==> inputs of run X <==
// SP
module SP(
	clk,
	rst_n,
	in_valid,
	in_data,
	in_mode,
	out_valid,
	out_data
);
Settings: LEC_CHECK=0, CAP_MARGIN=0, CELL_PAD_IN_SITES_DETAIL_PLACEMENT=0, CORE_ASPECT_RATIO=0.99, CORE_MARGIN=2, CORE_UTILIZATION=72, CTS_CLUSTER_SIZE=73, PLACE_DENSITY_LB_ADDON=0.0, SETUP_SLACK_MARGIN=2.11, SLEW_MARGIN=20, TNS_END_PERCENT=100; clock period 7.44 ns.
run.sh (not shown) runs the stock make flow with config.mk's settings and CLKGATE_MAP_FILE=.
==> run P (differences from run X) <==
Settings changed: CAP_MARGIN 0 to 20, CELL_PAD_IN_SITES_DETAIL_PLACEMENT 0 to default, CORE_ASPECT_RATIO 0.99 to default, CORE_UTILIZATION 72 to 40, CTS_CLUSTER_SIZE 73 to default, PLACE_DENSITY_LB_ADDON 0.0 to default, SETUP_SLACK_MARGIN 2.11 to default, TNS_END_PERCENT 100 to default.
==> flow/constraint.sdc (replaced) <==
create_clock -name core_clock -period 9.0 [get_ports {clk}]
set_input_delay 1.8000 -clock core_clock [delete_from_list [all_inputs] [get_ports {clk}]]
set_output_delay 1.8000 -clock core_clock [all_outputs]
set_load 0.01 [all_outputs]
==> results <==
Global-route usage: run P is lower than run X (20 points). Flip-flop count is the same in run P and run X. Of run X and run P, run P has the higher clock-buffer cell count (gap 24). Against run P, the clock skew of run X is lower by 0.032 ns. Run P finished with timing, DRC and antenna clean. Run X finished but failed the layout checks on negative setup slack. In run X the sequential share of layout area is lower than in run P, by 0.91 points. Of run P and run X, run P has the higher register-to-register slack (gap 0.61 ns).
==> figures <==
Data required time at the worst endpoint: run P 9.59 ns; run X 7.99 ns
Run status: run P timing/DRC/antenna clean; run X finished with violations
Layout check failures: run P -; run X negative setup slack
Detailed-routed wire length on met3: run P 22200 um; run X 34000 um
Global router's overall resource usage: run P 0.274; run X 0.471
Combinational logic power: run P 0.0104 W; run X 0.0175 W
Antenna Cells: run P 6; run X 9
Switching Share: run P 0.489; run X 0.466
Seq/total area: run P 0.164; run X 0.155
Non-Filler Cell Area, Final: run P 0.0841 mm2; run X 0.0900 mm2
Worst setup path end: run P mod_func[0].U_mod.in_r[9]; run X U_Sort.e[0][2]
Number of buffers created by CTS: run P 73; run X 67
Logic area: run P 0.0571 mm2; run X 0.0599 mm2
Chip Area: run P 0.199 mm2; run X 0.111 mm2
Placement-stage worst setup slack: run P 0.467 ns; run X -0.0963 ns

========
==> 01-22: inputs <==
SP again, from the RTL that the note above started with.
// SP
module SP(
	clk,
	rst_n,
	in_valid,
	in_data,
	in_mode,
	out_valid,
	out_data
);
make LEC_CHECK=0 CAP_MARGIN=20 CELL_PAD_IN_SITES_DETAIL_PLACEMENT=0 CORE_ASPECT_RATIO=0.67 CORE_MARGIN=2 CORE_UTILIZATION=58 CTS_CLUSTER_SIZE=28 HOLD_SLACK_MARGIN=0.22 PLACE_DENSITY_LB_ADDON=0.04 SETUP_SLACK_MARGIN=3.18 SLEW_MARGIN=20 TNS_END_PERCENT=60 finish   # period 11.9 ns
==> 03-12 (differences from 01-22) <==
- CELL_PAD_IN_SITES_DETAIL_PLACEMENT: 0 -> default
- CORE_ASPECT_RATIO: 0.67 -> default
- CORE_MARGIN: 2 -> 6
- CORE_UTILIZATION: 58 -> 40
- CTS_CLUSTER_DIAMETER: default -> 37
- CTS_CLUSTER_SIZE: 28 -> 100
- GPL_TIMING_DRIVEN: default -> 0
- HOLD_SLACK_MARGIN: 0.22 -> default
- PLACE_DENSITY: default -> 0.77
- PLACE_DENSITY_LB_ADDON: 0.04 -> default
- SETUP_SLACK_MARGIN: 3.18 -> 1.63
- TNS_END_PERCENT: 60 -> default
==> flow/constraint.sdc (replaced) <==
create_clock -name core_clock -period 7.31 [get_ports {clk}]
set_input_delay 1.4620 -clock core_clock [delete_from_list [all_inputs] [get_ports {clk}]]
set_output_delay 1.4620 -clock core_clock [all_outputs]
set_load 0.01 [all_outputs]
==> 01-14 (differences from 01-22) <==
- CAP_MARGIN: 20 -> 0
- CELL_PAD_IN_SITES_DETAIL_PLACEMENT: 0 -> default
- CORE_ASPECT_RATIO: 0.67 -> default
- CORE_UTILIZATION: 58 -> 72
- CTS_CLUSTER_SIZE: 28 -> default
- HOLD_SLACK_MARGIN: 0.22 -> default
- MAX_ROUTING_LAYER: default -> met4
- PLACE_DENSITY: default -> 0.63
- PLACE_DENSITY_LB_ADDON: 0.04 -> default
- SETUP_SLACK_MARGIN: 3.18 -> default
- TNS_END_PERCENT: 60 -> default
==> flow/constraint.sdc (replaced) <==
create_clock -name core_clock -period 8.32 [get_ports {clk}]
set_input_delay 1.6640 -clock core_clock [delete_from_list [all_inputs] [get_ports {clk}]]
set_output_delay 1.6640 -clock core_clock [all_outputs]
set_load 0.01 [all_outputs]
==> run summary <==
yosys + openroad results -> arrival time of the worst setup path=8.56 ns, Worst R2R Path Depth=31, initial antenna violation count=20, width of the die=334 um, Total GRT Usage=47.0%, outcome=complete, no violations, highest-utilization routing layer at the global route stage=met2, power attributed to sequential cells=3760 uW, startpoint of the worst-slack reg-to-reg timing path=b[1][3]
-- figures above: 01-14

==> run summary <==
yosys + openroad results -> outcome=failed layout checks, layout violations=negative setup slack, Worst R2R Path Depth=33, min setup slack post-route=-0.713 ns, Setup Viol. Count Final=43, initial antenna violation count=19, highest-utilization routing layer at the global route stage=met2
-- figures above: 03-12

==> run summary <==
yosys + openroad results -> outcome=complete, no violations, initial antenna violation count=12, highest-utilization routing layer at the global route stage=met1, power attributed to sequential cells=2630 uW, startpoint of the worst-slack reg-to-reg timing path=b[1][4], Worst R2R Path Depth=30
-- figures above: 01-22

No activity file was given, so power comes from the tool's default toggle rates.
